===== flow/run.sh =====
#!/bin/bash
# the make line also repeats each setting of config.mk as NAME=value (left out here)
make -C /OpenROAD-flow-scripts/flow DESIGN_CONFIG=/design/flow/config.mk WORK_HOME=/design/flow/orfs CLKGATE_MAP_FILE= finish

===== flow/config.mk =====
export PLATFORM = sky130hd
export DESIGN_NAME = apb_wrapper
export DESIGN_NICKNAME = apb_wrapper
export VERILOG_FILES = /design/flow/design.v
export SDC_FILE = /design/flow/constraint.sdc
export NUM_CORES = 4
export LEC_CHECK = 0
export ABC_AREA = 1
export CAP_MARGIN = 20
export CORE_MARGIN = 2
export CORE_UTILIZATION = 58
export CTS_CLUSTER_DIAMETER = 48
export PLACE_DENSITY = 0.69
export SETUP_SLACK_MARGIN = 0.29
export SLEW_MARGIN = 20
export TNS_END_PERCENT = 5

===== flow/constraint.sdc =====
create_clock -name core_clock -period 2.75 [get_ports {pclk}]
set_input_delay 0.5500 -clock core_clock [delete_from_list [all_inputs] [get_ports {pclk}]]
set_output_delay 0.5500 -clock core_clock [all_outputs]
set_load 0.01 [all_outputs]

===== flow/design.v =====
`timescale 1ns / 1ps
module apb_master#(parameter addr_width =5 , data_width = 16) (
    input bit pclk,                   
    input bit preset_n,               
    input logic pready,               
    input logic transfer,             
    input logic [data_width - 1 : 0] prdata,  
    input logic [addr_width - 1 : 0] apb_paddr,  
    input logic [data_width - 1 : 0] apb_pwdata,  
    input logic apb_control,          
    output logic [addr_width - 1 : 0] paddr,  
    output logic pselx,               
    output bit penable,               
    output logic pwrite,              
    output logic [data_width - 1 : 0] pwdata,  
    output logic [data_width / 8 - 1 : 0] pstrb,  
    output logic [data_width - 1 : 0] apb_prdata  
);
localparam logic [2:0] idle   = 3'b001;  
localparam logic [2:0] setup  = 3'b010;  
localparam logic [2:0] access = 3'b100;  
logic [2:0] present_state, next_state;   
logic [data_width - 1 : 0] temp_apb_prdata;
always_ff @(posedge pclk, negedge preset_n) begin
    if (!preset_n)
        present_state <= idle;       
    else
        present_state <= next_state;  
end
always_comb begin
    case (present_state)
        idle: begin
            if (transfer) begin
                next_state = setup;
            end else begin
                next_state = idle;
            end
        end
        setup: begin
            if (transfer) begin 
                next_state = access;
            end else begin
                next_state = idle;
            end
        end
        access: begin
            if (pready == 'b1) begin
                next_state = idle;
            end else begin
                next_state = access;  
            end
        end
        default: next_state = idle;   
    endcase
end
always_comb begin
    case (present_state)
        idle: begin
            pselx   = 'b0;   
            penable = 'b0;   
        end
        setup: begin
            pselx   = 'b1;   
            penable = 'b0;   
        end
        access: begin
            pselx   = 'b1;   
            penable = 'b1;   
        end
        default: begin
            pselx   = 'b0;
            penable = 'b0;
        end
    endcase
end           
always_comb begin
    if ((present_state == setup) || (present_state == access)) begin
        paddr = apb_paddr;  
        if (apb_control) begin  
            pwdata = apb_pwdata;
        end else begin  
            pwdata = 'b0;
        end
    end else begin  
        paddr = 'b0;
        pwdata = 'b0;
    end
end
always_ff @(posedge pclk, negedge preset_n) begin
    if (!preset_n) begin
        temp_apb_prdata <= '0;
    end else if (pready && !apb_control) begin
        temp_apb_prdata <= prdata;
    end
end
always_comb begin
    if (pwrite && pselx && penable) begin
        pstrb = {data_width / 8 {1'b1}};
    end else begin
        pstrb = 'b0;  
    end
end
assign pwrite = apb_control;
assign apb_prdata=temp_apb_prdata;
endmodule
`timescale 1ns / 1ps
module apb_slave#(
    parameter addr_width = 5,
    parameter data_width = 16
)(
    input  logic pclk,
    input  logic preset_n,
    input  logic pselx,
    input  logic penable,
    input  logic pwrite,
    input  logic [addr_width - 1 : 0] paddr,
    input  logic [data_width - 1 : 0] pwdata,
    output logic [data_width - 1 : 0] apb_spwdata,
    output logic [data_width - 1 : 0] prdata,
    output logic pready
);
    logic [data_width-1:0] mem [0:2**addr_width]; 
    typedef enum logic [1:0] {
        IDLE = 2'b00,
        SETUP = 2'b01,
        ACCESS = 2'b10
    } state_t;
    state_t present_state, next_state;
    always_ff @(posedge pclk or negedge preset_n) begin
        if (!preset_n)
            present_state <= IDLE;
        else
            present_state <= next_state;
    end 
    always_comb begin
        case (present_state)
            IDLE: begin
                if (pselx && !penable)  
                    next_state = SETUP;
                else
                    next_state = IDLE;
            end
            SETUP: begin
                if (pselx && penable)  
                    next_state = ACCESS;
                else
                    next_state = IDLE;
            end
            ACCESS: begin
                if (!pselx)  
                    next_state = IDLE;
                else
                    next_state = SETUP;  
            end
            default: next_state = IDLE;
        endcase
    end
    always_ff @(posedge pclk or negedge preset_n) begin
        if (!preset_n)
            pready <= 1'b0;
        else if (present_state == ACCESS)
            pready <= 1'b1;
        else
            pready <= 1'b0;
    end
    always_ff @(posedge pclk) begin
       if (pready && pwrite) begin
            mem[paddr] <= pwdata;
            apb_spwdata <= pwdata;
        end
    end
    always_ff @(posedge pclk) begin
        if (pready && !pwrite)
            prdata <= mem[paddr];
    end
endmodule
`timescale 1ns / 1ps
module apb_wrapper#(parameter addr_width = 5, data_width = 16)(
    input bit pclk,                   
    input bit preset_n,               
    input logic transfer,  
    input logic [addr_width - 1 : 0] apb_paddr,  
    input logic [data_width - 1 : 0] apb_pwdata,  
    input logic apb_control ,         
    output logic [data_width - 1 : 0] apb_spwdata,   
    output logic [data_width - 1 : 0] apb_prdata  
    );
    logic [addr_width-1:0] paddr;
    logic pselx;
    bit penable;
    logic pwrite;
    logic [data_width-1:0] pwdata;
    logic [data_width/8-1:0] pstrb; 
    logic                    pready;
    logic [data_width -1:0]  prdata;
    apb_master #(.addr_width(addr_width), .data_width(data_width)) DUT (
        .pclk(pclk),
        .preset_n(preset_n),
        .pready(pready),
        .transfer(transfer),
        .prdata(prdata),
        .apb_paddr(apb_paddr),
        .apb_pwdata(apb_pwdata),
        .apb_control(apb_control),
        .paddr(paddr),
        .pselx(pselx),
        .penable(penable),
        .pwrite(pwrite),
        .pwdata(pwdata),
        .pstrb(pstrb),
        .apb_prdata(apb_prdata)
    );
     apb_slave #(
        .addr_width(addr_width),
        .data_width(data_width)
    ) dut (
        .pclk       (pclk),
        .preset_n   (preset_n),
        .pselx      (pselx),
        .penable    (penable),
        .pwrite     (pwrite),
        .paddr      (paddr),
        .pwdata     (pwdata),
        .apb_spwdata(apb_spwdata),
        .prdata     (prdata),
        .pready     (pready)
    );
endmodule

==> results of run 1 <==
per-stage QoR:
step	cells	hold WS (ns)	utilization [%]	instance area [µm²]
floorplan	2154	0.254	-	23700
global placement	2751	0.390	65.1	26100
detailed placement	2751	0.389	65.1	26100
CTS	2861	0.275	69.8	27900
global route	2861	0.338	69.8	27900
finish	2862	0.289	69.8	27900
area by class of cell:
type	count	area, µm²
clock inverter	39	288
fill	2862	12100
multi-input combinational	1257	5480
tap	525	657
inverter	214	803
antenna	1	2.50
sequential	567	16900
timing repair buffer	188	2200
clock buffer	71	1560
layer usage:
| metal | global-route usage [%] | up-vias |
|---|---|---|
| li1 | - | 7526 |
| met1 | 41.0 | 7938 |
| met2 | 48.9 | 906 |
| met3 | 5.91 | 153 |
| met4 | 13.8 | 0 |
| met5 | 0 | - |
timing repair:
item / 4_1_cts / 5_1_grt
resized: 2 / 1
endpoints found under the setup margin: 2 / 9
cloned: 0 / 0
==> job_summary.md, run 1 <==
### Metrics collected by this job

| Metric | Value |
|---|---|
| Post-route ant nets | 0 |
| RSZ-0062 raised after global routing | yes |
| CTS H-Tree Depth | 2 |
| Number of synthesized flops with an enable pin | 544 |
| DRT iter0 DRCs | about 1900 |
| Core Rows | 73 |
| Netlist Area Pre-Place | approximately 0.024 mm² |
| Outcome | complete, no violations |
| # DRC | 0 |
| Final Hold Violating Endpoints | 0 |
| DRT Wirelength | approximately 63000 µm |
| Crit-path leading delay family | simple AND/OR/NAND/NOR gates |
| WS Path Type | reg -> reg |
| Detailed Place HPWL | around 39000 µm |
| Leakage | between 10 and 15 nW |
| GRT Util Overall | 30.6% |
| Register share after synthesis | between 70% and 80% |
| GR Overflow Total | 0 |
| WL met2 | 29800 µm |
| Setup crit end | dut.prdata[2] |
| Tmin final | between 2 and 2.5 ns |
| Register-to-Register Path Depth | 11 |
| Die Wd | a little over 200 µm |
| Top layer in use | met4 |
| Crit path capture type | flop |
| Die Y | between 200 and 250 µm |
| Top cells by count, synth | 602 x nand2_1, 544 x edfxtp_1, 286 x nor2_1 |
| Comb pwr share | 6.5% |
| Required @ worst endpoint | 3.10 ns |
| Dominant cell area share | between 60% and 70% |
| CP Depth | 11 |
| Vias in the first global route | roughly 16000 |
| Overall power | between 15 and 20 mW |
| Mux share | 0% |
| Max Fclk | about 400 MHz |
| Post-Place Setup Slack | -0.123 ns |
| PD cells | between 600 and 700 mW/mm² |
| PortBufs | between 50 and 60 |
| Final setup margin | a little over 0.3 ns |
| Bufs and invs on worst path | 3 |
| Core Area | roughly 0.04 mm² |
| Asr flop ratio synth | ~4% |
| Clock power share | a little over two fifths |
| Routed vias | 16500 |
| Crit path from | DUT.present_state[2] |
| Seq pwr | 9.46 mW |
| Die Size | between 0.04 and 0.05 mm² |
| Compound Share, Synth | less than 1% |
| P_comb | between 1 and 1.5 mW |
| Cell breakdown of the critical path | nor2_8 > buf_12 > nor3_4 > buf_4 > buf_12 > nand3_1 > nand3_1 > nor2_1 > nor2_1 > nor2_1 > nand2_1 |
| Cell count in the Yosys report | ~2200 |
| CTS sink count | around 570 |
| Critical path's largest stage delay | 0.48 ns |
| Slew Limit Headroom | between 60% and 70% |
| Slew @ Worst Pin | approximately 0.56 ns |
| Syn avg cell area | roughly 11 µm² |
| Synth Warn # | 2 |
| Area Growth Syn to Fin | 18.0% |
| Post-synthesis cell count | 2154 |
| Synth area leaders | edfxtp_1 69%, nand2_1 9.6%, nor2_1 4.5%, nand3_1 4.4%, inv_1 3.4% |
| Final period utilization | between 80% and 90% |
| Worst Path Max Fanout | 23 |
| Top pwr grp | sequential cells |
| Clock Latency Late Sink | between 0.6 and 0.7 ns |
| Clock-pin slew on the worst setup and hold paths | 0.06 ns |
| FF-to-FF End | dut.prdata[2] |
| Arrival time at the worst endpoint | ~2.8 ns |
| Initial antenna violation count | 1 |
| Post-Synth Adder-Cell Area | 0% |
| # nets final | roughly 2300 |
| Post-CTS setup buffers | 0 |
| R2R Setup Slk | between 0.3 and 0.4 ns |
| Vias/cell | about 5.8 |
| Cell Type Count | 25 |
| Critical Path Source Type | flop |
| CTS buffer count | slightly below 60 |
| Clk power | 7.66 mW |
| Main logic family | simple AND/OR/NAND/NOR gates |
| Fin Setup TNS | 0 ns |
| CTS tree | built |
| Log Warnings | 28 |
| Synth Flop Type | edfxtp_1 |
| Synth Register Bits | 567 |
| Crit path max-delay cell type | dfrtp_2 |
| Fin. max-slew vios | 0 |
| Int Power | about 14 mW |
| Synth area leader | edfxtp_1 |
| Switch share | 22.7% |
| Simple-Gate Fraction of Synth Area | 21.9% |
| # hold bufs at CTS | 0 |
| CP most frequent cell | nor2_1 |
| Clock Root Buffer | clkbuf_16 |
| Seq pwr share | between 50 and 60% |
| Final RePlAce weighted congestion | between 0.8 and 0.9 |
| Post-DR wirelength/cell | about 22 µm |
| Clk buf depth | 3 |
| Max_cap viols | 0 |
| Fin Clk Skew | roughly 0.022 ns |
| FP Core Util | 59.1% |
| Hold Crit Class | in -> async |
| Max IR drop VDD | about 0.49 mV |
| Largest net degree at the start of global routing | 75 |
| IO Count | around 57 |
| Yosys top cell by instances | nand2_1 |
| Mapped Nets | around 2200 |
| Xor and xnor area share after synthesis | 0% |
| Pre-antenna DRT Iters | 8 |
| Wire length on met3 | 6710 µm |
| Global-route wire length before repair | around 95000 µm |
| WL met1 | between 20000 and 25000 µm |
| P_sw | around 4.2 mW |
| Setup violators final | 0 |
| R2R Path Start | DUT.present_state[2] |
| Yosys Chip Area | between 0.02 and 0.025 mm² |
==> inputs of run 2 (changes only) <==
CAP_MARGIN = 0   (was 20)
CORE_ASPECT_RATIO = 0.76   (was unset)
CORE_UTILIZATION = 72   (was 58)
CTS_CLUSTER_DIAMETER = 190   (was 48)
CTS_CLUSTER_SIZE = 14   (was unset)
PLACE_DENSITY = 0.39   (was 0.69)
SETUP_SLACK_MARGIN = unset   (was 0.29)
TNS_END_PERCENT = unset   (was 5)
clock period = 2.19 ns   (was 2.75 ns; I/O delays follow)
==> run 2 against run 1 <==
The layout now fails its checks (setup timing). Hold slack worse by 0.061 ns. Synthesized cell count did not move. Clock skew grew 0.0019 ns. Largest power group unchanged. Via count increased by 8.3%. Largest cell class unchanged.
==> job_summary.md, run 2 <==
### Metrics collected by this job

| Metric | Value |
|---|---|
| Core Rows | 57 (-22%) |
| Post-Place Setup Slack | -0.416 ns (-0.293 ns) |
| Die Wd | 212 µm (+2.9%) |
| Area Growth Syn to Fin | 21.2% |
| Clock power share | 35.9% (-5.9 points) |
| Largest net degree at the start of global routing | 64 (-15%) |
| Critical path's largest stage delay | 0.48 ns (about the same) |
| P_sw | 4.86 mW (+17%) |
| DRT Wirelength | 70000 µm (+11%) |
| Global-route wire length before repair | 102000 µm (+7.5%) |
| Slew @ Worst Pin | 0.884 ns (+0.329 ns) |
| Seq pwr share | 55.9% (+4.2 points) |
| Die Size | 0.0343 mm² (-19%) |
| DRT iter0 DRCs | 3447 (+78%) |
| Outcome | complete, but fails checks |
| GR Overflow Total | 0 (unchanged) |
| Setup violators final | 8 (+8) |
| Hold Crit Class | in -> async |
| Final setup margin | -0.123 ns (-0.430 ns) |
| Detailed Place HPWL | 41100 µm (+4.6%) |
| Mux share | 0% (unchanged) |
| Synth area leader | edfxtp_1 |
| Max Fclk | 432 MHz (+5.6%) |
| RSZ-0062 raised after global routing | yes |
| Number of synthesized flops with an enable pin | 544 (unchanged) |
| Max IR drop VDD | 0.810 mV (+65%) |
| Post-Synth Adder-Cell Area | 0% (unchanged) |
| Dominant cell area share | 69.1% (unchanged) |
| Crit path max-delay cell type | dfrtp_2 |
| FF-to-FF End | dut.prdata[15] |
| R2R Path Start | DUT.present_state[2] |
| Fin. max-slew vios | 0 (unchanged) |
| CTS H-Tree Depth | 2 (unchanged) |
| CTS sink count | 567 (unchanged) |
| Max_cap viols | 0 (unchanged) |
| Switch share | 22.9% (+0.18 points) |
| GRT Util Overall | 40.9% (+10 points) |
| Clock Latency Late Sink | 0.59 ns (-0.03 ns) |
| Comb pwr share | 8.2% (+1.7 points) |
| Vias/cell | 6.36 (+10%) |
| Arrival time at the worst endpoint | 2.76 ns (-0.03 ns) |
| Area post-placement | 0.0268 mm² (+2.8%) |
| P_comb | 1.73 mW (+44%) |
| Asr flop ratio synth | 4.06% (unchanged) |
| Simple-Gate Fraction of Synth Area | 21.9% (unchanged) |
| Die Y | 162 µm (-21%) |
| Synth Warn # | 2 (unchanged) |
| Cell breakdown of the critical path | nor2_8 > buf_12 > buf_12 > nor3_4 > buf_6 > o211ai_1 > nand2_1 > nor2_1 > nor2_1 > nor2_1 > nand2_1 |
| Required @ worst endpoint | 2.64 ns (-0.46 ns) |
| Top pwr grp | sequential cells |
| Fin Clk Skew | 0.0238 ns (+0.00189 ns) |
| Fin Setup TNS | -0.365 ns (-0.365 ns) |
| Tmin final | 2.31 ns (-0.130 ns) |
| Synth Register Bits | 567 (unchanged) |
| # hold bufs at CTS | 0 (unchanged) |
| Leakage | 11.1 nW (+2.5%) |
| Post-route cell area | 0.0287 mm² (+2.7%) |
| Pre-antenna DRT Iters | 6 (-2) |
| Yosys Chip Area | 0.0237 mm² (unchanged) |
| Netlist Area Pre-Place | 0.0237 mm² (unchanged) |
| Top cells by count, synth | 602 x nand2_1, 544 x edfxtp_1, 286 x nor2_1 |
| Main logic family | simple AND/OR/NAND/NOR gates |
| Clk buf depth | 3 (unchanged) |
| Critical Path Source Type | flop |
| Cell count in the Yosys report | 2154 (unchanged) |
| Core Area | 0.0322 mm² (-20%) |
| Syn avg cell area | 11.0 µm² (unchanged) |
| SO Viols | setup timing |
| Mapped Nets | 2179 (unchanged) |
| Seq pwr | 11.9 mW (+26%) |
| PD cells | 741 mW/mm² (+13%) |
| Final Hold Violating Endpoints | 0 (unchanged) |
| Yosys top cell by instances | nand2_1 |
| Log Warnings | 31 (+11%) |
| Vias in the first global route | 17400 (+8.2%) |
| Clock Root Buffer | clkbuf_16 |
| Routed vias | 17900 (+8.3%) |
| Synth Flop Type | edfxtp_1 |
| CTS buffer count | 46 (-22%) |
| Setup crit end | dut.prdata[15] |
| Initial antenna violation count | 3 (+2) |
| Clock-pin slew on the worst setup and hold paths | 0.07 ns (about the same) |
| # nets final | 2378 (+2.9%) |
| Final period utilization | 106% (+17 points) |
| FP Core Util | 73.5% (+14 points) |
| WS Path Type | reg -> reg |
| PortBufs | 56 (unchanged) |
| Slew Limit Headroom | 41.1% (-22 points) |
| Post-synthesis cell count | 2154 (unchanged) |
| Clk power | 7.62 mW (-0.5%) |
| IO Count | 57 (unchanged) |
| Register share after synthesis | 71.5% (unchanged) |
| R2R Setup Slk | -0.12 ns (-0.43 ns) |
| Compound Share, Synth | 0.947% (unchanged) |
| Int Power | 16.4 mW (+16%) |
| Cell Type Count | 25 (unchanged) |
| # DRC | 0 (unchanged) |
| Xor and xnor area share after synthesis | 0% (unchanged) |
| Bufs and invs on worst path | 3 (unchanged) |
| Worst Path Max Fanout | 18 (-22%) |
| CP Depth | 11 (unchanged) |
| Post-DR wirelength/cell | 24.9 µm (+13%) |
| CTS tree | built |
| Core Util, Final | 89.1% (+19 points) |
| Final RePlAce weighted congestion | 0.921 (+8.2%) |
| Post-route ant nets | 0 (unchanged) |
| CP most frequent cell | nor2_1 |
| Synth area leaders | edfxtp_1 69%, nand2_1 9.6%, nor2_1 4.5%, nand3_1 4.4%, inv_1 3.4% |
| Crit-path leading delay family | simple AND/OR/NAND/NOR gates |
| Register-to-Register Path Depth | 11 (unchanged) |
| Crit path capture type | flop |
| Crit path from | DUT.present_state[2] |
[run 2: per-stage QoR]
step | power, mW | std cells | hold slack (ns)
global placement | 13.6 | 2716 | 0.383
floorplan | 12.9 | 2154 | 0.142
detailed placement | 13.6 | 2716 | 0.401
finish | 21.2 | 2814 | 0.228
CTS | 21.0 | 2794 | 0.232
global route | 21.6 | 2813 | 0.264
[run 2: final cells by class]
| class | count | area, µm² |
|---|---|---|
| clock buffers | 63 | 1240 |
| repair buffers | 267 | 3260 |
| diodes | 1 | 2.50 |
| clock inverters | 3 | 41.3 |
| well taps | 442 | 553 |
| multi-input cells | 1257 | 5840 |
| flip-flops and latches | 567 | 16900 |
| inverters | 214 | 807 |
| fillers | 1378 | 3500 |
[run 2: metal layers]
metal  part of all wire (%)  global-route usage [%]  vias up
met5                  0.033                       0        -
met4                    4.4                    17.7        4
met3                     17                    11.8      265
met2                     45                    61.4     1593
met1                     34                    57.0     8394
li1                       -                       -     7634
[run 2: timing repair]
| action | in CTS | in global routing |
|---|---|---|
| cloned | 2 | 7 |
| pin swaps | 4 | 13 |
| setup buffers | 10 | 12 |
| setup endpoints to repair | 239 | 199 |
| gates resized | 8 | 54 |
| hold endpoints to repair | 0 | 0 |
==> inputs of run 3 (changes only) <==
CAP_MARGIN = 10   (was 0)
CORE_ASPECT_RATIO = 1.06   (was 0.76)
CORE_MARGIN = 4   (was 2)
CORE_UTILIZATION = 36   (was 72)
CTS_CLUSTER_DIAMETER = unset   (was 190)
CTS_CLUSTER_SIZE = 53   (was 14)
MIN_ROUTING_LAYER = met2   (was unset)
PLACE_DENSITY = unset   (was 0.39)
SLEW_MARGIN = 40   (was 20)
clock period = 5.68 ns   (was 2.19 ns; I/O delays follow)
==> run 3 against run 2 <==
Fails layout checks on DRC. Critical endpoint is now dut.prdata[10]. Critical path depth is 1 higher. Clock power is 52% lower. Via count is 21% higher. Cell area shrank 4.7%. Global-route usage shrank 13 points. Hold slack better by 0.18 ns.
==> job_summary.md, run 3 <==
### Metrics collected by this job

| Metric | Value |
|---|---|
| Outcome | complete, but fails checks |
| SO Viols | DRC |
| Hold Path Depth | 0 |
| Clk power | 3.67 mW (-52%) |
| Register share after synthesis | 71.5% (unchanged) |
| Yosys Chip Area | 0.0237 mm² (unchanged) |
| Met3 Track Usage GR | 37.3% (+26 points) |
| Xor and xnor area share after synthesis | 0% (unchanged) |
| Switch share | 23.4% (+0.52 points) |
| Die Size | 0.0699 mm² (+100%) |
| Fin Setup TNS | 0 ns (+0.365 ns) |
| Mux share | 0% (unchanged) |
| Vias in the first global route | 23000 (+32%) |
| Hold Crit Class | reg -> reg |
| Critical path's largest stage delay | 0.68 ns (+0.20 ns) |
| Asr flop ratio synth | 4.06% (unchanged) |
| Worst Path Max Fanout | 37 (+19) |
| Crit path from | apb_paddr[2] |
| Max IR drop VDD | 0.238 mV (-71%) |
| Area post-placement | 0.0255 mm² (-4.8%) |
| Top cells by count, synth | 602 x nand2_1, 544 x edfxtp_1, 286 x nor2_1 |
| CTS sink count | 567 (unchanged) |
| Cell Type Count | 25 (unchanged) |
| Seq pwr | 4.58 mW (-62%) |
| Register-to-Register Path Depth | 12 (+1) |
| R2R Path Start | DUT.present_state[2] |
| Area Growth Syn to Fin | 15.4% |
| Top pwr grp | sequential cells |
| Cell breakdown of the critical path | clkdlybuf4s50_1 > clkinv_2 > nor3_4 > buf_12 > nand2_1 > nor2_1 > nor2_1 > nand2_1 > nand2_1 > nand2_1 > inv_1 > nand2_1 |
| Simple-Gate Fraction of Synth Area | 21.9% (unchanged) |
| Bufs and invs on worst path | 4 (+1) |
| Max Fclk | 260 MHz |
| Initial antenna violation count | 0 (-3) |
| Fin Clk Skew | 0.0204 ns (-0.00343 ns) |
| Fin. max-slew vios | 0 (unchanged) |
| GR Overflow Total | 0 (unchanged) |
| Clock-pin slew on the worst setup and hold paths | 0.06 ns (about the same) |
| Int Power | 6.75 mW (-59%) |
| Setup violators final | 0 (-8) |
| PortBufs | 56 (unchanged) |
| Clk buf depth | 3 (unchanged) |
| Setup crit end | dut.prdata[10] |
| Global-route wire length before repair | 101000 µm (-0.41%) |
| Routed vias | 21600 (+21%) |
| FF-to-FF End | dut.prdata[12] |
| Post-DR wirelength/cell | 21.9 µm (-12%) |
| Arrival time at the worst endpoint | 4.36 ns (+1.60 ns) |
| Met2 Use GR | 33.8% (-28 points) |
| CP most frequent cell | nand2_1 |
| Netlist Area Pre-Place | 0.0237 mm² (unchanged) |
| Synth Flop Type | edfxtp_1 |
| IO Count | 57 (unchanged) |
| Cell count in the Yosys report | 2154 (unchanged) |
| Slew Limit Headroom | 48.9% (+7.8 points) |
| Main logic family | simple AND/OR/NAND/NOR gates |
| Leakage | 10.5 nW (-6.2%) |
| Max_cap viols | 0 (unchanged) |
| Syn avg cell area | 11.0 µm² (unchanged) |
| Detailed Place HPWL | 39100 µm (-4.9%) |
| DRT Wirelength | 68200 µm (-2.6%) |
| Crit path capture type | flop |
| Crit path max-delay cell type | nor3_4 |
| Clock power share | 41.6% (+5.7 points) |
| DRT iter0 DRCs | 4629 (+34%) |
| Compound Share, Synth | 0.947% (unchanged) |
| PD cells | 323 mW/mm² (-56%) |
| Post-synthesis cell count | 2154 (unchanged) |
| Log Warnings | 26 (-16%) |
| P_sw | 2.07 mW (-58%) |
| Post-Synth Adder-Cell Area | 0% (unchanged) |
| Synth Warn # | 2 (unchanged) |
| R2R Setup Slk | 2.53 ns (+2.65 ns) |
| GR peak layer | met3 |
| Number of synthesized flops with an enable pin | 544 (unchanged) |
| Comb pwr share | 6.5% (-1.7 points) |
| GRT Util Overall | 28.3% (-13 points) |
| Core Rows | 96 (+68%) |
| Die Wd | 257 µm (+21%) |
| Synth Register Bits | 567 (unchanged) |
| # hold bufs at CTS | 0 (unchanged) |
| P_comb | 0.571 mW (-67%) |
| Post-route ant nets | 0 (unchanged) |
| Clock Latency Late Sink | 0.64 ns (+0.05 ns) |
| Largest net degree at the start of global routing | 87 (+36%) |
| CTS H-Tree Depth | 2 (unchanged) |
| Seq pwr share | 52.0% (-3.9 points) |
| Synth area leaders | edfxtp_1 69%, nand2_1 9.6%, nor2_1 4.5%, nand3_1 4.4%, inv_1 3.4% |
| Final RePlAce weighted congestion | 0.876 (-4.9%) |
| Crit-path leading delay family | buffers and inverters |
| Dominant cell area share | 69.1% (unchanged) |
| CP Depth | 12 (+1) |
| Tmin final | 3.85 ns |
| Post-route cell area | 0.0273 mm² (-4.7%) |
| Yosys top cell by instances | nand2_1 |
| Pre-antenna DRT Iters | 53 (+47) |
| Synth area leader | edfxtp_1 |
| WS Path Type | in -> reg |
| Final Hold Violating Endpoints | 0 (unchanged) |
| Resized Gates After CTS | 0 (-8) |
| Clock Root Buffer | clkbuf_16 |
| Die Y | 272 µm (+68%) |
| Routing usage on met1 | 0% (-57 points) |
| Hold Crit Start | dut.present_state[1] |
| Critical Path Source Type | input pin |
| Mapped Nets | 2179 (unchanged) |
| # nets final | 2256 (-5.1%) |
| CTS buffer count | 56 (+22%) |
| FP Core Util | 36.5% (-37 points) |
| Required @ worst endpoint | 6.19 ns (+3.55 ns) |
| Slew @ Worst Pin | 0.767 ns (-0.117 ns) |
| Hold Path End | dut.pready |
| Vias/cell | 6.95 (+9.3%) |
| Final period utilization | 67.8% (-38 points) |
| Core Area | 0.0649 mm² (+100%) |
| CTS tree | built |
| RSZ-0062 raised after global routing | no |
| # DRC | 1 (+1) |
| Post-CTS setup buffers | 0 (-10) |
run 3: final cells by class:
class                   count  area, µm²
clock inverters            33        308
clock buffers              67       1440
well taps                 833       1040
fillers                  6031      37600
inverters                 214        805
flip-flops and latches    567      16900
repair buffers            135       1300
diodes                      2       5.00
multi-input cells        1257       5490
run 3: layer usage:
metal  up-vias  routed length, µm
met4        26               6640
met5         -                669
met3       705              28500
li1       7385                  -
met1      7420                  0
met2      6059              32300
run 3: metrics by stage:
step | setup slack (ns) | power, mW | hold WS, ns | instances | util (%)
after floorplan | 2.44 | 4.97 | 0.375 | 2154 | -
after global placement | 1.05 | 5.19 | 0.386 | 2998 | 39.1
after detailed placement | 1.40 | 5.20 | 0.396 | 3004 | 39.3
after CTS | 2.06 | 8.77 | 0.409 | 3104 | 42.0
after global routing | 1.57 | 9.04 | 0.425 | 3106 | 42.1
final | 1.83 | 8.82 | 0.407 | 3108 | 42.1
==> inputs of run 4 (changes only) <==
CAP_MARGIN = 20   (was 10)
CORE_ASPECT_RATIO = unset   (was 1.06)
CORE_MARGIN = 2   (was 4)
CORE_UTILIZATION = 67   (was 36)
CTS_CLUSTER_SIZE = 99   (was 53)
MIN_ROUTING_LAYER = unset   (was met2)
PLACE_DENSITY = 0.43   (was unset)
SLEW_MARGIN = 20   (was 40)
clock period = 1.07 ns   (was 5.68 ns; I/O delays follow)
==> run 4 against run 3 <==
The layout fails its checks (setup timing). First-iteration DRC count shrank 32%. Sequential share of layout area shrank 7.3 points. Combinational power grew to 8.0 times the previous value. Synthesized cell count did not move. Area after synthesis stayed put. Critical endpoint is now dut.prdata[4]. Largest power group unchanged.
==> job_summary.md, run 4 <==
### Metrics collected by this job

| Metric | Value |
|---|---|
| FF-to-FF End | dut.prdata[4] |
| Compound Share, Synth | 0.947% (unchanged) |
| Fill cells | 1359 (-77%) |
| Post-route ant nets | 0 (unchanged) |
| Final setup margin | -1.38 ns (-3.21 ns) |
| Setup crit end | dut.prdata[4] |
| Yosys Chip Area | 0.0237 mm² (unchanged) |
| R2R Setup Slk | -1.38 ns (-3.91 ns) |
| Log Warnings | 31 (+19%) |
| Synth Warn # | 2 (unchanged) |
| Final Hold Violating Endpoints | 0 (unchanged) |
| CTS H-Tree Depth | 2 (unchanged) |
| Max_cap viols | 0 (unchanged) |
| Initial antenna violation count | 2 (+2) |
| Clock Root Buffer | clkbuf_16 |
| Routed vias | 19300 (-11%) |
| Required @ worst endpoint | 1.54 ns (-4.65 ns) |
| Top cells by count, synth | 602 x nand2_1, 544 x edfxtp_1, 286 x nor2_1 |
| Mux share | 0% (unchanged) |
| R2R Path Start | DUT.present_state[2] |
| Crit-path leading delay family | simple AND/OR/NAND/NOR gates |
| Final RePlAce weighted congestion | 0.925 (+5.6%) |
| Critical Path Source Type | flop |
| Clock-pin slew on the worst setup and hold paths | 0.06 ns (about the same) |
| Seq pwr share | 51.2% (-0.8 points) |
| Setup violators final | 1139 (+1139) |
| Leakage | 12.3 nW (+18%) |
| CTS tree | built |
| Int Power | 36.4 mW (+440%) |
| Hold Crit Start | transfer |
| Arrival time at the worst endpoint | 2.93 ns (-1.43 ns) |
| Global-route wire length before repair | 113000 µm (+12%) |
| Post-Synth Adder-Cell Area | 0% (unchanged) |
| CP Depth | 13 (+1) |
| Comb pwr share | 9.6% (+3.1 points) |
| Vias/cell | 6.52 (-6.2%) |
| Tmin final | roughly 2.5 ns |
| DRT Wirelength | 80200 µm (+18%) |
| FP Core Util | 68.3% (+32 points) |
| Synth Flop Type | edfxtp_1 |
| Netlist Area Pre-Place | 0.0237 mm² (unchanged) |
| Die Size | 0.0368 mm² (-47%) |
| Simple-Gate Fraction of Synth Area | 21.9% (unchanged) |
| GRT Util Overall | 42.9% (+15 points) |
| Hold Path Depth | 3 (+3) |
| GR Overflow Total | 0 (unchanged) |
| Asr flop ratio synth | 4.06% (unchanged) |
| Crit path max-delay cell type | nor2_4 |
| Overall power | 47.5 mW (+440%) |
| Synth area leaders | edfxtp_1 69%, nand2_1 9.6%, nor2_1 4.5%, nand3_1 4.4%, inv_1 3.4% |
| SO Viols | setup timing |
| Fin Setup TNS | -858.58 ns (-858.58 ns) |
| Register-to-Register Path Depth | 13 (+1) |
| WS Path Type | reg -> reg |
| Largest net degree at the start of global routing | 43 (-51%) |
| Cell count in the Yosys report | 2154 (unchanged) |
| Register share after synthesis | 71.5% (unchanged) |
| Crit path capture type | flop |
| Mapped Nets | 2179 (unchanged) |
| Hold_ws | 0.179 ns (-0.228 ns) |
| Placed cell count | 2751 (-8.4%) |
| Post-DR wirelength/cell | 27.1 µm (+24%) |
| Cell breakdown of the critical path | buf_12 > nor2_8 > buf_4 > buf_4 > nor2_4 > nand4_1 > nand2_1 > nor2_1 > nand2_1 > nand2_2 > nand2_1 > inv_1 > nand2_1 |
| Yosys top cell by instances | nand2_1 |
| PD cells | 1530 mW/mm² (+370%) |
| Final period utilization | 229% (+160 points) |
| Seq pwr | 24.3 mW (+430%) |
| Synth area leader | edfxtp_1 |
| Fin Clk Skew | 0.0314 ns (+0.0111 ns) |
| # nets final | 2486 (+10%) |
| CTS buffer count | 54 (-3.6%) |
| RSZ-0062 raised after global routing | yes |
| Max IR drop VDD | 1.76 mV (+640%) |
| P_comb | 4.54 mW (+700%) |
| Top pwr grp | sequential cells |
| Die Wd | 192 µm (-25%) |
| Slew @ Worst Pin | 0.719 ns (-0.0483 ns) |
| Fin. max-slew vios | 0 (unchanged) |
| Clk power | 18.6 mW (+410%) |
| Cell Type Count | 25 (unchanged) |
| # DRC | 0 (-1) |
| Synth Register Bits | 567 (unchanged) |
| Core Rows | 68 (-29%) |
| Die Y | 192 µm (-29%) |
| Slew Limit Headroom | 52.0% (+3.1 points) |
| Final cell count without fillers | 2959 (-4.8%) |
| Pre-antenna DRT Iters | 6 (-89%) |
| Hold Crit Class | in -> reg |
| Post-route cell area | 0.0310 mm² (+13%) |
| CTS sink count | 567 (unchanged) |
| Clock Latency Late Sink | 0.61 ns (-0.03 ns) |
| Bufs and invs on worst path | 4 (unchanged) |
| Main logic family | simple AND/OR/NAND/NOR gates |
| Crit path from | DUT.present_state[2] |
| P_sw | 11.1 mW (+440%) |
| Max Fclk | about 410 MHz |
| DRT iter0 DRCs | 3166 (-32%) |
| Detailed Place HPWL | 40000 µm (+2.1%) |
| CP most frequent cell | nand2_1 |
| Clock power share | 39.2% (-2.4 points) |
| Number of synthesized flops with an enable pin | 544 (unchanged) |
| Hold Path End | DUT.present_state[2] |
| PortBufs | 56 (unchanged) |
| IO Count | 57 (unchanged) |
| Xor and xnor area share after synthesis | 0% (unchanged) |
| Dominant cell area share | 69.1% (unchanged) |
| Core Area | 0.0346 mm² (-47%) |
| Syn avg cell area | 11.0 µm² (unchanged) |
| Switch share | 23.3% (-0.092 points) |
| Critical path's largest stage delay | 0.57 ns (-0.11 ns) |
| Outcome | complete, but fails checks |
| Worst Path Max Fanout | 20 (-46%) |
| Clk buf depth | 3 (unchanged) |
| Post-synthesis cell count | 2154 (unchanged) |
| Area post-placement | 0.0271 mm² (+6.1%) |
| Ant. Diodes | 0 (-2) |
| Area Growth Syn to Fin | 30.9% |
| Vias in the first global route | 18700 (-19%) |
[run 4: timing repair]
item / 4_1_cts / 5_1_grt
resized: 173 / 180
hold endpoints to repair: 21 / 0
endpoints found under the setup margin: 1139 / 1139
pin swaps: 75 / 49
hold buffers: 1 / 0
gates cloned: 26 / 6
setup buffers: 58 / 31
[run 4: metrics by stage]
| stage | setup slack (ns) | utilization [%] |
|---|---|---|
| 6_report | -1.38 | 89.4 |
| 2_1_floorplan | -0.831 | - |
| 3_5_place_dp | -1.39 | 78.2 |
| 5_1_grt | -1.38 | 89.4 |
| 4_1_cts | -1.18 | 88.2 |
| 3_3_place_gp | -1.35 | 78.2 |
[run 4: final cells by class]
cell class	count	area (µm²)	area share (%)
sequential	567	16900	54.6
clock buffer	77	1530	4.95
timing repair buffer	365	4620	14.9
tap	455	569	1.84
clock inverter	22	151	0.489
inverter	214	825	2.66
multi-input combinational	1259	6350	20.5
[run 4: layer usage]
metal	vias to the layer above	global-route usage, %	wire (µm)
li1	7886	-	-
met2	1952	66.5	36200
met1	9022	56.0	25900
met5	-	0	9
met3	422	10.8	12800
met4	2	23.9	5330
==> inputs of run 5 (changes only) <==
ABC_AREA = unset   (was 1)
CELL_PAD_IN_SITES_GLOBAL_PLACEMENT = 3   (was unset)
CORE_MARGIN = 8   (was 2)
CORE_UTILIZATION = 53   (was 67)
CTS_CLUSTER_DIAMETER = 122   (was unset)
CTS_CLUSTER_SIZE = 15   (was 99)
HOLD_SLACK_MARGIN = -0.02   (was unset)
MAX_ROUTING_LAYER = met5   (was unset)
PLACE_DENSITY = unset   (was 0.43)
clock period = 5.63 ns   (was 1.07 ns; I/O delays follow)
==> run 5 against run 4 <==
The run now finishes clean. Critical endpoint is now dut.prdata[7]. Largest cell class unchanged. Wire length decreased by 24%. Count of clock-buffer cells in the layout down 8. Non-clock buffer count is 217 lower. Register-to-register slack better by 3.2 ns.
==> job_summary.md, run 5 <==
### Metrics collected by this job

| Metric | Value |
|---|---|
| Post-route cell area | 0.0243 mm² (-21%) |
| Met3 Track Usage GR | 3.18% (-7.6 points) |
| Outcome | complete, no violations |
| Hold Path Depth | 0 (-3) |
| Hold Path End | dut.pready |
| Crit path from | apb_paddr[1] |
| Global-route wire length before repair | 87800 µm (-22%) |
| Post-Place Setup Slack | 1.02 ns (+2.41 ns) |
| Leakage | 8.57 nW (-30%) |
| Clk buf depth | 3 (unchanged) |
| FP Core Util | 53.8% (-15 points) |
| Area Growth Syn to Fin | 13.6% |
| Bufs and invs on worst path | 3 (-1) |
| Fin Clk Skew | 0.0186 ns (-0.0129 ns) |
| Simple-Gate Fraction of Synth Area | 4.87% (-17 points) |
| Clock Latency Late Sink | 0.58 ns (-0.03 ns) |
| Post-Synth Adder-Cell Area | 0% (unchanged) |
| GR Overflow Total | 0 (unchanged) |
| Synth Register Bits | 567 (unchanged) |
| Clock-pin slew on the worst setup and hold paths | 0.07 ns (about the same) |
| Comb pwr share | 4.5% (-5.1 points) |
| Seq pwr share | 59.0% (+7.8 points) |
| Final period utilization | 71.2% (-160 points) |
| Yosys Chip Area | 0.0214 mm² (-9.5%) |
| Max Fclk | approximately 250 MHz |
| Max_cap viols | 0 (unchanged) |
| Syn avg cell area | 17.5 µm² (+60%) |
| Top cells by count, synth | 544 x edfxtp_1, 84 x a22oi_1, 66 x nand2_1 |
| P_comb | approximately 0.35 mW |
| DRT Wirelength | 61300 µm (-24%) |
| Synth Warn # | 2 (unchanged) |
| Met2 Use GR | 44.1% (-22 points) |
| Crit path max-delay cell type | clkdlybuf4s50_1 |
| Compound Share, Synth | 9.67% (+8.7 points) |
| R2R Setup Slk | 1.81 ns (+3.19 ns) |
| Required @ worst endpoint | 6.08 ns (+4.54 ns) |
| Log Warnings | 28 (-9.7%) |
| Setup violators final | 0 (-100%) |
| Largest net degree at the start of global routing | 47 (+9.3%) |
| DRT iter0 DRCs | 1441 (-54%) |
| FF-to-FF End | dut.mem[27][0] |
| Ant. Diodes | 0 (unchanged) |
| Synth area leaders | edfxtp_1 76%, a22oi_1 2.9%, mux2_2 2.7%, dfrtp_1 2.5%, mux2i_1 1.4% |
| Netlist Area Pre-Place | 0.0214 mm² (-9.5%) |
| Int Power | 6.17 mW (-83%) |
| Final cell count without fillers | 1892 (-36%) |
| Fin Setup TNS | 0 ns (+858.58 ns) |
| Register share after synthesis | 79.0% (+7.5 points) |
| Routing usage on met1 | 34.5% (-21 points) |
| Post-route ant nets | 0 (unchanged) |
| WS Path Type | in -> reg |
| Slew Limit Headroom | 25.0% (-27 points) |
| Setup crit end | dut.prdata[7] |
| GR peak layer | met2 |
| Clk power | 2.86 mW (-85%) |
| Clock Root Buffer | clkbuf_16 |
| PD cells | 322 mW/mm² (-79%) |
| P_sw | 1.66 mW (-85%) |
| Area post-placement | 0.0231 mm² (-15%) |
| Core Rows | 73 (+7.4%) |
| Hold Crit Class | reg -> reg |
| Fin. max-slew vios | 0 (unchanged) |
| Dominant cell area share | 76.3% (+7.2 points) |
| Mapped Nets | 1246 (-43%) |
| Xor and xnor area share after synthesis | 0% (unchanged) |
| PortBufs | 56 (unchanged) |
| Placed cell count | 1820 (-34%) |
| Asr flop ratio synth | 4.06% (unchanged) |
| Post-DR wirelength/cell | 32.4 µm (+20%) |
| Crit path capture type | flop |
| Slew @ Worst Pin | 1.12 ns (+0.400 ns) |
| Tmin final | approximately 4 ns |
| Max IR drop VDD | 0.252 mV (-86%) |
| Die Wd | 217 µm (+13%) |
| # hold bufs at CTS | 0 (-1) |
| Final Hold Violating Endpoints | 0 (unchanged) |
| Cell Type Count | 64 (+160%) |
| Worst Path Max Fanout | 32 (+60%) |
| Initial antenna violation count | 0 (-2) |
| Critical path's largest stage delay | 0.87 ns (+0.30 ns) |
| Yosys top cell by instances | edfxtp_1 |
| CTS H-Tree Depth | 2 (unchanged) |
| Synth area leader | edfxtp_1 |
| GRT Util Overall | 25.9% (-17 points) |
| Number of synthesized flops with an enable pin | 544 (unchanged) |
| Final setup margin | 1.62 ns (+3.00 ns) |
| Final RePlAce weighted congestion | 0.813 (-12%) |
| Resized Gates After CTS | 0 (-100%) |
| Routed vias | 12200 (-37%) |
| Die Y | 217 µm (+13%) |
| Cell count in the Yosys report | 1221 (-43%) |
| # nets final | 1365 (-45%) |
| Die Size | 0.0471 mm² (+28%) |
| Clock power share | 36.6% (-2.6 points) |
| Main logic family | AND-OR/OR-AND gates |
| Synth Flop Type | edfxtp_1 |
| CTS tree | built |
| CTS buffer count | 43 (-20%) |
| Post-CTS setup buffers | 0 (-100%) |
| Cell breakdown of the critical path | clkdlybuf4s50_1 > buf_4 > o21bai_2 > nor2_4 > buf_12 > a22oi_1 > a31oi_1 > a221o_1 |
| Vias in the first global route | 12200 (-35%) |
| Mux share | 4.77% (+4.8 points) |
| Post-synthesis cell count | 1221 (-43%) |
| Core Area | 0.0398 mm² (+15%) |
| # DRC | 0 (unchanged) |
| Arrival time at the worst endpoint | 4.46 ns (+1.53 ns) |
| Fill cells | 3033 (+120%) |
| Critical Path Source Type | input pin |
| CP Depth | 8 (-5) |
| Top pwr grp | sequential cells |
| Detailed Place HPWL | 38800 µm (-2.8%) |
| IO Count | 57 (unchanged) |
| Crit-path leading delay family | buffers and inverters |
| Hold Crit Start | dut.present_state[1] |
| Pre-antenna DRT Iters | 6 (unchanged) |
| R2R Path Start | DUT.present_state[2] |
| CTS sink count | 567 (unchanged) |
| Switch share | 21.1% (-2.2 points) |
| Register-to-Register Path Depth | 6 (-7) |
| RSZ-0062 raised after global routing | no |
| Vias/cell | 6.47 (-0.70%) |
| Seq pwr | 4.62 mW (-81%) |
-- run 5: routing by layer --
metal  up-vias  part of all wire [%]
met5         -                     0
met4         0                   3.0
met3        87                   5.7
met2       496                    50
met1      6454                    41
li1       5207                     -
-- run 5: layout make-up --
type / instances / area [µm²] / share of cell area, %
tap: 525 / 657 / 2.70
timing repair buffer: 148 / 1320 / 5.42
clock inverter: 3 / 30.0 / 0.123
inverter: 3 / 11.3 / 0.0463
multi-input combinational: 577 / 4210 / 17.3
sequential: 567 / 16900 / 69.5
clock buffer: 69 / 1190 / 4.91
-- run 5: metrics by stage --
stage / hold WS (ns) / util [%] / total power, mW
3_5_place_dp: 0.393 / 58.0 / 5.06
5_1_grt: 0.437 / 61.1 / 8.02
4_1_cts: 0.417 / 61.1 / 7.87
6_report: 0.414 / 61.1 / 7.83
2_1_floorplan: 0.375 / - / 4.89
3_3_place_gp: 0.397 / 58.0 / 5.06
==> inputs of run 6 (changes only) <==
CELL_PAD_IN_SITES_GLOBAL_PLACEMENT = unset   (was 3)
CORE_MARGIN = 2   (was 8)
CORE_UTILIZATION = 70   (was 53)
CTS_CLUSTER_DIAMETER = 163   (was 122)
CTS_CLUSTER_SIZE = unset   (was 15)
HOLD_SLACK_MARGIN = unset   (was -0.02)
MAX_ROUTING_LAYER = unset   (was met5)
PLACE_DENSITY = 0.69   (was unset)
SETUP_SLACK_MARGIN = 0.53   (was unset)
clock period = 2.15 ns   (was 5.63 ns; I/O delays follow)
==> run 6 against run 5 <==
The layout now fails its checks (setup timing). Via count is 29% higher. Critical path depth is 2 higher. Register-to-register slack worse by 2.4 ns. Non-clock buffer count is 182 higher. Critical path type is now reg -> reg. Highest routed layer is now met5.
==> job_summary.md, run 6 <==
### Metrics collected by this job

| Metric | Value |
|---|---|
| Crit path capture type | flop |
| Die Y | 179 µm (-18%) |
| CP most frequent cell | buf_12 |
| Fill cells | 837 (-72%) |
| Hold Crit Class | in -> async |
| Global-route wire length before repair | 100000 µm (+14%) |
| Mapped Nets | 1246 (unchanged) |
| Syn avg cell area | 17.5 µm² (unchanged) |
| Die Wd | 179 µm (-18%) |
| Post-synthesis cell count | 1221 (unchanged) |
| Yosys top cell by instances | edfxtp_1 |
| WS Path Type | reg -> reg |
| Switch share | 22.8% (+1.6 points) |
| Critical Path Source Type | flop |
| Comb pwr share | 6.3% (+1.8 points) |
| Clk buf depth | 3 (unchanged) |
| Dominant cell area share | 76.3% (unchanged) |
| Arrival time at the worst endpoint | 3.09 ns (-1.37 ns) |
| Xor and xnor area share after synthesis | 0% (unchanged) |
| Synth Register Bits | 567 (unchanged) |
| Int Power | 17.9 mW (+190%) |
| Worst Path Max Fanout | 8 (-75%) |
| Clk power | 9.57 mW (+230%) |
| Clock Latency Late Sink | 0.60 ns (+0.02 ns) |
| DRT iter0 DRCs | 3804 (+160%) |
| Cell Type Count | 64 (unchanged) |
| Outcome | complete, but fails checks |
| Final cell count without fillers | 1975 (+4.4%) |
| Main logic family | AND-OR/OR-AND gates |
| R2R Path Start | DUT.present_state[1] |
| Cell count in the Yosys report | 1221 (unchanged) |
| Largest net degree at the start of global routing | 34 (-28%) |
| Slew @ Worst Pin | 0.703 ns (-0.415 ns) |
| Yosys Chip Area | 0.0214 mm² (unchanged) |
| Initial antenna violation count | 7 (+7) |
| RSZ-0062 raised after global routing | yes |
| Post-route ant nets | 0 (unchanged) |
| PD cells | 825 mW/mm² (+160%) |
| DRT Wirelength | 80000 µm (+31%) |
| Post-DR wirelength/cell | 40.5 µm (+25%) |
| CP Depth | 10 (+2) |
| Clock Root Buffer | clkbuf_16 |
| Synth Flop Type | edfxtp_1 |
| Top cells by count, synth | 544 x edfxtp_1, 84 x a22oi_1, 66 x nand2_1 |
| Netlist Area Pre-Place | 0.0214 mm² (unchanged) |
| Setup crit end | dut.prdata[13] |
| CTS buffer count | 53 (+23%) |
| # nets final | 1557 (+14%) |
| FP Core Util | 70.6% (+17 points) |
| Clock power share | 41.4% (+4.8 points) |
| Synth area leaders | edfxtp_1 76%, a22oi_1 2.9%, mux2_2 2.7%, dfrtp_1 2.5%, mux2i_1 1.4% |
| Seq pwr share | 52.3% (-6.7 points) |
| Die Size | 0.0320 mm² (-32%) |
| Vias in the first global route | 14800 (+21%) |
| Register share after synthesis | 79.0% (unchanged) |
| Placed cell count | 1822 (+0.11%) |
| Cell breakdown of the critical path | buf_12 > buf_8 > o21ai_4 > nor2_4 > buf_6 > buf_12 > buf_4 > a222oi_1 > a31oi_1 > a311o_1 |
| CTS H-Tree Depth | 2 (unchanged) |
| R2R Setup Slk | -0.60 ns (-2.41 ns) |
| Post-Place Setup Slack | -0.884 ns (-1.91 ns) |
| Vias/cell | 8.00 (+24%) |
| Synth Warn # | 2 (unchanged) |
| Pre-antenna DRT Iters | 9 (+3) |
| Area Growth Syn to Fin | 30.9% |
| Max Fclk | 363 MHz |
| Tmin final | between 2 and 3 ns |
| Routed vias | 15800 (+29%) |
| Top pwr grp | sequential cells |
| # DRC | 0 (unchanged) |
| Final RePlAce weighted congestion | 0.907 (+11%) |
| Simple-Gate Fraction of Synth Area | 4.87% (unchanged) |
| Mux share | 4.77% (unchanged) |
| Fin. max-slew vios | 0 (unchanged) |
| Register-to-Register Path Depth | 10 (+4) |
| Asr flop ratio synth | 4.06% (unchanged) |
| Synth area leader | edfxtp_1 |
| Crit path from | DUT.present_state[1] |
| Setup violators final | 276 (+276) |
| CTS sink count | 567 (unchanged) |
| Hold_ws | 0.214 ns (-0.199 ns) |
| Final Hold Violating Endpoints | 0 (unchanged) |
| Final setup margin | -0.603 ns (-2.22 ns) |
| Core Area | 0.0303 mm² (-24%) |
| Detailed Place HPWL | 39800 µm (+2.5%) |
| Crit-path leading delay family | AND-OR/OR-AND gates |
| Crit path max-delay cell type | a222oi_1 |
| P_comb | 1.46 mW (+320%) |
| SO Viols | setup timing |
| FF-to-FF End | dut.prdata[13] |
| Max_cap viols | 0 (unchanged) |
| PortBufs | 56 (unchanged) |
| Critical path's largest stage delay | 0.50 ns (-0.37 ns) |
| Core Rows | 64 (-12%) |
| Seq pwr | 12.1 mW (+160%) |
| Required @ worst endpoint | 2.48 ns (-3.60 ns) |
| GRT Util Overall | 45.3% (+19 points) |
| GR Overflow Total | 0 (unchanged) |
| Post-Synth Adder-Cell Area | 0% (unchanged) |
| Final period utilization | 128% (+57 points) |
| Log Warnings | 32 (+14%) |
| Fin Clk Skew | 0.0219 ns (+0.00332 ns) |
| Compound Share, Synth | 9.67% (unchanged) |
| Clock-pin slew on the worst setup and hold paths | 0.07 ns (about the same) |
| Max IR drop VDD | 1.31 mV (+420%) |
| P_sw | 5.27 mW (+220%) |
| Bufs and invs on worst path | 5 (+2) |
| Number of synthesized flops with an enable pin | 544 (unchanged) |
| CTS tree | built |
| Slew Limit Headroom | 53.1% (+28 points) |
| Leakage | 10.2 nW (+19%) |
| IO Count | 57 (unchanged) |
==> run 6: metrics by stage <==
step                      area [µm²]  power (mW)  TNS, ns  util [%]
after floorplan                22200        12.9        0         -
final                          28000        23.1   -18.31      92.4
after global placement         25100        13.4  -199.77      82.6
after detailed placement       25100        13.5  -198.96      82.6
after CTS                      27500        22.5    -7.30      90.5
after global routing           28000        23.4   -13.19      92.3
==> run 6: timing repair <==
item	4_1_cts	5_1_grt
gates resized	58	74
hold buffers	0	0
setup buffers	31	9
endpoints found under the hold margin	0	0
cloned	6	5
setup endpoints to repair	1104	1104
pin swaps	41	44
==> run 6: layer usage <==
layer  global-route usage, %  wire (µm)  up-vias
met5                       0         35        -
met2                    69.5      35300     2123
met1                    60.3      24000     7459
li1                        -          -     5642
met3                    12.6      14000      564
met4                    22.8       6610        6
==> run 6: area by class of cell <==
| type | count | area (µm²) | area share, % |
|---|---|---|---|
| sequential | 567 | 16900 | 60.4 |
| multi-input combinational | 577 | 5110 | 18.2 |
| timing repair buffer | 330 | 3790 | 13.5 |
| clock buffer | 67 | 1430 | 5.11 |
| tap | 396 | 495 | 1.77 |
| clock inverter | 32 | 270 | 0.964 |
| inverter | 3 | 11.3 | 0.0402 |
| antenna | 3 | 7.51 | 0.0268 |
==> inputs of run 7 (changes only) <==
SETUP_SLACK_MARGIN = 0.68   (was 0.53)
clock period = 2.28 ns   (was 2.15 ns; I/O delays follow)
==> run 7 against run 6 <==
Still fails the layout checks on setup timing. Cell count shrank 1.6%. Clock power shrank 5.0%. Hold slack gained 0.0042 ns. Via count shrank 5.6%. Sequential power shrank 6%. Wire length shrank 10%. Area after synthesis is the same. Critical endpoint is now dut.prdata[7]. Largest cell class unchanged.
==> job_summary.md, run 7 <==
### Metrics collected by this job

| Metric | Value |
|---|---|
| Outcome | complete, but fails checks |
| SO Viols | setup timing |
| Register share after synthesis | 79.0% (unchanged) |
| CTS sink count | 567 (unchanged) |
| Final Hold Violating Endpoints | 0 (unchanged) |
| Leakage | 9.99 nW (-1.7%) |
| GR peak layer | met2 |
| Clock Root Buffer | clkbuf_16 |
| CTS tree | built |
| Core Rows | 64 (unchanged) |
| Critical path's largest stage delay | 0.47 ns (-0.03 ns) |
| Crit path from | DUT.present_state[1] |
| Max IR drop VDD | 0.631 mV (-52%) |
| Synth Flop Type | edfxtp_1 |
| Setup crit end | dut.prdata[7] |
| Largest net degree at the start of global routing | 40 (+18%) |
| Overall power | 21.8 mW (-5.7%) |
| Crit-path leading delay family | AND-OR/OR-AND gates |
| Final setup margin | -0.308 ns (+0.296 ns) |
| Synth area leader | edfxtp_1 |
| PD cells | 787 mW/mm² (-4.6%) |
| DRT iter0 DRCs | 2853 (-25%) |
| Die Y | 179 µm (unchanged) |
| Number of synthesized flops with an enable pin | 544 (unchanged) |
| CP most frequent cell | buf_4 |
| Post-DR wirelength/cell | 36.9 µm (-8.9%) |
| Routing usage on met1 | 57.5% (-2.9 points) |
| Asr flop ratio synth | 4.06% (unchanged) |
| Critical Path Source Type | flop |
| GRT Util Overall | 42.7% (-2.5 points) |
| R2R Setup Slk | -0.31 ns (+0.30 ns) |
| Synth area leaders | edfxtp_1 76%, a22oi_1 2.9%, mux2_2 2.7%, dfrtp_1 2.5%, mux2i_1 1.4% |
| Log Warnings | 32 (unchanged) |
| Yosys top cell by instances | edfxtp_1 |
| Syn avg cell area | 17.5 µm² (unchanged) |
| Simple-Gate Fraction of Synth Area | 4.87% (unchanged) |
| Slew @ Worst Pin | 0.686 ns (-0.0175 ns) |
| Seq pwr | 11.4 mW (-6%) |
| Post-synthesis cell count | 1221 (unchanged) |
| CTS H-Tree Depth | 2 (unchanged) |
| RSZ-0062 raised after global routing | yes |
| Final period utilization | 113% (-15 points) |
| # nets final | 1529 (-1.8%) |
| Crit path max-delay cell type | dfrtp_2 |
| Comb pwr share | 5.9% (-0.4 points) |
| Max_cap viols | 0 (unchanged) |
| Yosys Chip Area | 0.0214 mm² (unchanged) |
| Switch share | 21.6% (-1.1 points) |
| Clk buf depth | 3 (unchanged) |
| Cell breakdown of the critical path | buf_4 > o21ai_4 > nor2_2 > buf_12 > buf_4 > a222oi_1 > a31oi_1 > a221o_1 |
| Post-route ant nets | 0 (unchanged) |
| Placed cell count | 1815 (-0.38%) |
| Core Util, Final | 91.3% (-1.1 points) |
| Synth Warn # | 2 (unchanged) |
| Clk power | 9.09 mW (-5.0%) |
| Synth Register Bits | 567 (unchanged) |
| Area Growth Syn to Fin | 29.3% |
| IO Count | 57 (unchanged) |
| Met2 Use GR | 65.1% (-4.4 points) |
| Cell Type Count | 64 (unchanged) |
| Pre-antenna DRT Iters | 9 (unchanged) |
| PortBufs | 56 (unchanged) |
| Register-to-Register Path Depth | 8 (-2) |
| Fin Clk Skew | 0.0256 ns (+0.00368 ns) |
| Clock power share | 41.7% (+0.3 points) |
| Area post-placement | 0.0251 mm² (+0.20%) |
| Compound Share, Synth | 9.67% (unchanged) |
| Setup violators final | 16 (-94%) |
| Required @ worst endpoint | 2.60 ns (+0.12 ns) |
| R2R Path Start | DUT.present_state[1] |
| Max Fclk | 386 MHz (+6.4%) |
| Slew Limit Headroom | 53.1% (about the same) |
| FF-to-FF End | dut.prdata[7] |
| Met3 Track Usage GR | 13.7% (+1.1 points) |
| Detailed Place HPWL | 39700 µm (-0.19%) |
| Clock Latency Late Sink | 0.61 ns (about the same) |
| Fin. max-slew vios | 0 (unchanged) |
| CP Depth | 8 (-2) |
| Hold Crit Class | in -> async |
| Crit path capture type | flop |
| Seq pwr share | 52.3% (about the same) |
| Die Size | 0.0320 mm² (unchanged) |
| Arrival time at the worst endpoint | 2.91 ns (-0.18 ns) |
| WS Path Type | reg -> reg |
| Cell count in the Yosys report | 1221 (unchanged) |
| Mux share | 4.77% (unchanged) |
| Netlist Area Pre-Place | 0.0214 mm² (unchanged) |
| Tmin final | 2.59 ns (-0.166 ns) |
| Worst Path Max Fanout | 11 (+3) |
| P_sw | 4.72 mW (-10%) |
| GR Overflow Total | 0 (unchanged) |
| Ant. Diodes | 0 (-3) |
| Vias/cell | 7.68 (-4.0%) |
| Xor and xnor area share after synthesis | 0% (unchanged) |
| Initial antenna violation count | 1 (-6) |
| Int Power | 17.1 mW (-4.4%) |
| CTS buffer count | 53 (unchanged) |
| Top cells by count, synth | 544 x edfxtp_1, 84 x a22oi_1, 66 x nand2_1 |
| # DRC | 0 (unchanged) |
| FP Core Util | 70.6% (unchanged) |
| Top pwr grp | sequential cells |
| Core Area | 0.0303 mm² (unchanged) |
| Routed vias | 14900 (-5.6%) |
| Main logic family | AND-OR/OR-AND gates |
| Vias in the first global route | 14100 (-4.5%) |
| Clock-pin slew on the worst setup and hold paths | 0.07 ns (about the same) |
| Mapped Nets | 1246 (unchanged) |
| Final RePlAce weighted congestion | 0.918 (+1.3%) |
| Die Wd | 179 µm (unchanged) |
| DRT Wirelength | 71700 µm (-10%) |
| Dominant cell area share | 76.3% (unchanged) |
| P_comb | 1.29 mW (-10%) |
| Final cell count without fillers | 1943 (-1.6%) |
| Bufs and invs on worst path | 3 (-2) |
| Post-Synth Adder-Cell Area | 0% (unchanged) |
| Global-route wire length before repair | 95400 µm (-4.9%) |
| Post-route cell area | 0.0277 mm² (-1.2%) |
-- run 7: final cells by class --
type	count	area (µm²)
Fill cell	910	2650
Multi-Input combinational cell	581	5120
Timing Repair Buffer	298	3400
Clock buffer	61	1360
Sequential cell	567	16900
Clock inverter	37	397
Tap cell	396	495
Inverter	3	11.3
-- run 7: per-stage QoR --
step                setup slack (ns)  hold WS, ns  setup TNS, ns
floorplan                      0.193        0.160              0
global placement              -0.564        0.392         -95.31
detailed placement            -0.622        0.393        -104.52
CTS                           -0.179        0.248          -1.40
global route                  -0.323        0.262          -3.81
finish                        -0.308        0.218          -3.19
-- run 7: layer usage --
metal  vias up  wire (µm)
met1      7167      22600
met4         0       4630
met5         -          0
met3       412      12400
li1       5580          -
met2      1754      32100
-- run 7: repair_timing --
item / 4_1_cts / 5_1_grt
buffers inserted: 15 / 9
hold buffers: 0 / 0
gates resized: 66 / 39
gates cloned: 1 / 5
pin swaps: 38 / 27
endpoints found under the setup margin: 1104 / 1104
==> inputs of run 8 (changes only) <==
CORE_UTILIZATION = 33   (was 70)
CTS_CLUSTER_DIAMETER = unset   (was 163)
PLACE_DENSITY = unset   (was 0.69)
SETUP_SLACK_MARGIN = unset   (was 0.68)
clock period = 5.85 ns   (was 2.28 ns; I/O delays follow)
==> run 8 against run 7 <==
Now clean on timing, DRC and antenna. Wire length fell by 16%. Sequential power is 61% lower. Area after synthesis unchanged. Critical path type is now in -> reg. Highest routed layer is now met5. Largest power group unchanged.
==> job_summary.md, run 8 <==
### Metrics collected by this job

| Metric | Value |
|---|---|
| Max IR drop VDD | 0.200 mV (-68%) |
| Clk power | 3.28 mW (-64%) |
| Outcome | complete, no violations |
| Vias/cell | 5.55 (-28%) |
| Post-DR wirelength/cell | 27.0 µm (-27%) |
| Area Growth Syn to Fin | 16.9% |
| Critical path's largest stage delay | 0.98 ns (+0.51 ns) |
| Post-route ant nets | 0 (unchanged) |
| # DRC | 0 (unchanged) |
| IO Count | 57 (unchanged) |
| Setup crit end | dut.prdata[3] |
| CTS buffer count | 53 (unchanged) |
| Top pwr grp | sequential cells |
| P_sw | 1.72 mW (-64%) |
| Cell Type Count | 64 (unchanged) |
| Compound Share, Synth | 9.67% (unchanged) |
| Arrival time at the worst endpoint | 4.41 ns (+1.50 ns) |
| Clock-pin slew on the worst setup and hold paths | 0.06 ns (about the same) |
| R2R Path Start | DUT.present_state[1] |
| Crit path max-delay cell type | clkdlybuf4s50_1 |
| GR Overflow Total | 0 (unchanged) |
| Comb pwr share | 4.2% (-1.7 points) |
| GRT Util Overall | 18.0% (-25 points) |
| Ant. Diodes | 0 (unchanged) |
| FP Core Util | 33.3% (-37 points) |
| Xor and xnor area share after synthesis | 0% (unchanged) |
| Mux share | 4.77% (unchanged) |
| Routed vias | 12400 (-17%) |
| # hold bufs at CTS | 0 (unchanged) |
| Max Fclk | 247 MHz |
| Int Power | 6.34 mW (-63%) |
| Global-route wire length before repair | 87200 µm (-8.6%) |
| Pre-antenna DRT Iters | 5 (-4) |
| Tmin final | 4.05 ns |
| PD cells | 322 mW/mm² (-59%) |
| Die Size | 0.0669 mm² (+110%) |
| Mapped Nets | 1246 (unchanged) |
| Top cells by count, synth | 544 x edfxtp_1, 84 x a22oi_1, 66 x nand2_1 |
| WS Path Type | in -> reg |
| Hold Path End | dut.pready |
| Bufs and invs on worst path | 3 (unchanged) |
| Netlist Area Pre-Place | 0.0214 mm² (unchanged) |
| Initial antenna violation count | 1 (unchanged) |
| R2R Setup Slk | 2.36 ns (+2.67 ns) |
| Seq pwr share | 55.2% (+2.9 points) |
| Asr flop ratio synth | 4.06% (unchanged) |
| Number of synthesized flops with an enable pin | 544 (unchanged) |
| PortBufs | 56 (unchanged) |
| Crit path capture type | flop |
| Final period utilization | 69.3% (-44 points) |
| Post-Place Setup Slack | 1.26 ns (+1.88 ns) |
| CP most frequent cell | buf_4 |
| Final setup margin | 1.80 ns (+2.10 ns) |
| Fin Setup TNS | 0 ns (+3.19 ns) |
| Setup violators final | 0 (-16) |
| Register share after synthesis | 79.0% (unchanged) |
| Synth Register Bits | 567 (unchanged) |
| Hold Path Depth | 0 |
| CP Depth | 8 (unchanged) |
| Synth Warn # | 2 (unchanged) |
| Fin Clk Skew | 0.0171 ns (-0.00850 ns) |
| Main logic family | AND-OR/OR-AND gates |
| Leakage | 8.72 nW (-13%) |
| CTS H-Tree Depth | 2 (unchanged) |
| CTS sink count | 567 (unchanged) |
| Yosys top cell by instances | edfxtp_1 |
| Fill cells | 5792 (+540%) |
| Final Hold Violating Endpoints | 0 (unchanged) |
| Max_cap viols | 0 (unchanged) |
| Hold Crit Start | dut.present_state[1] |
| Log Warnings | 26 (-19%) |
| FF-to-FF End | dut.mem[25][15] |
| Worst Path Max Fanout | 21 (+10) |
| Register-to-Register Path Depth | 7 (-1) |
| Post-Synth Adder-Cell Area | 0% (unchanged) |
| Syn avg cell area | 17.5 µm² (unchanged) |
| Post-synthesis cell count | 1221 (unchanged) |
| P_comb | 0.335 mW (-74%) |
| Core Rows | 93 (+45%) |
| # nets final | 1369 (-10%) |
| Slew Limit Headroom | 24.9% (-28 points) |
| Final RePlAce weighted congestion | 0.857 (-6.6%) |
| Die Wd | 259 µm (+45%) |
| Cell breakdown of the critical path | clkdlybuf4s50_1 > buf_4 > o21bai_2 > nor2_4 > buf_4 > a2111oi_0 > nand3_1 > a221o_1 |
| Crit path from | apb_paddr[1] |
| Yosys Chip Area | 0.0214 mm² (unchanged) |
| Clk buf depth | 3 (unchanged) |
| Required @ worst endpoint | 6.20 ns (+3.60 ns) |
| Clock Root Buffer | clkbuf_16 |
| Detailed Place HPWL | 38000 µm (-4.2%) |
| Seq pwr | 4.45 mW (-61%) |
| DRT Wirelength | 60500 µm (-16%) |
| Fin. max-slew vios | 0 (unchanged) |
| Post-CTS setup buffers | 0 (-15) |
| Resized Gates After CTS | 0 (-100%) |
| Slew @ Worst Pin | 1.12 ns (+0.434 ns) |
| DRT iter0 DRCs | 1482 (-48%) |
| Synth area leader | edfxtp_1 |
| Synth area leaders | edfxtp_1 76%, a22oi_1 2.9%, mux2_2 2.7%, dfrtp_1 2.5%, mux2i_1 1.4% |
| Largest net degree at the start of global routing | 41 (+2.5%) |
| Vias in the first global route | 12100 (-14%) |
| Cell count in the Yosys report | 1221 (unchanged) |
| RSZ-0062 raised after global routing | no |
| Clock power share | 40.7% (-1.0 points) |
| Dominant cell area share | 76.3% (unchanged) |
| CTS tree | built |
| Hold Crit Class | reg -> reg |
| Simple-Gate Fraction of Synth Area | 4.87% (unchanged) |
| Critical Path Source Type | input pin |
| Core Area | 0.0643 mm² (+110%) |
| Clock Latency Late Sink | 0.62 ns (about the same) |
| Switch share | 21.3% (-0.32 points) |
| Crit-path leading delay family | buffers and inverters |
| Die Y | 259 µm (+45%) |
| Synth Flop Type | edfxtp_1 |
==> run 8: area by class of cell <==
class / instances / area (µm²) / area share [%]
tap: 855 / 1070 / 4.27
sequential: 567 / 16900 / 67.5
timing repair buffer: 142 / 1240 / 4.95
multi-input combinational: 577 / 4190 / 16.7
inverter: 3 / 11.3 / 0.0450
clock buffer: 64 / 1370 / 5.46
clock inverter: 32 / 249 / 0.994
==> run 8: per-stage QoR <==
| stage | hold slack [ns] | cell area (µm²) | util (%) | std cells | total power [mW] |
|---|---|---|---|---|---|
| floorplan | 0.375 | 21400 | - | 1221 | 4.70 |
| global placement | 0.389 | 23400 | 36.3 | 2141 | 4.86 |
| detailed placement | 0.396 | 23400 | 36.4 | 2143 | 4.86 |
| CTS | 0.405 | 25000 | 38.9 | 2239 | 8.10 |
| global route | 0.417 | 25000 | 38.9 | 2240 | 8.27 |
| finish | 0.404 | 25000 | 38.9 | 2240 | 8.06 |
==> run 8: per-layer routing <==
metal  track usage, %  up-vias  part of all wire (%)
met5                0        -                 0.020
met4             5.96        2                   3.0
met3             3.16      108                   9.0
met2             29.4      726                    48
met1             24.3     6359                    40
li1                 -     5237                     -
Power is estimated from default activity; no workload was simulated.
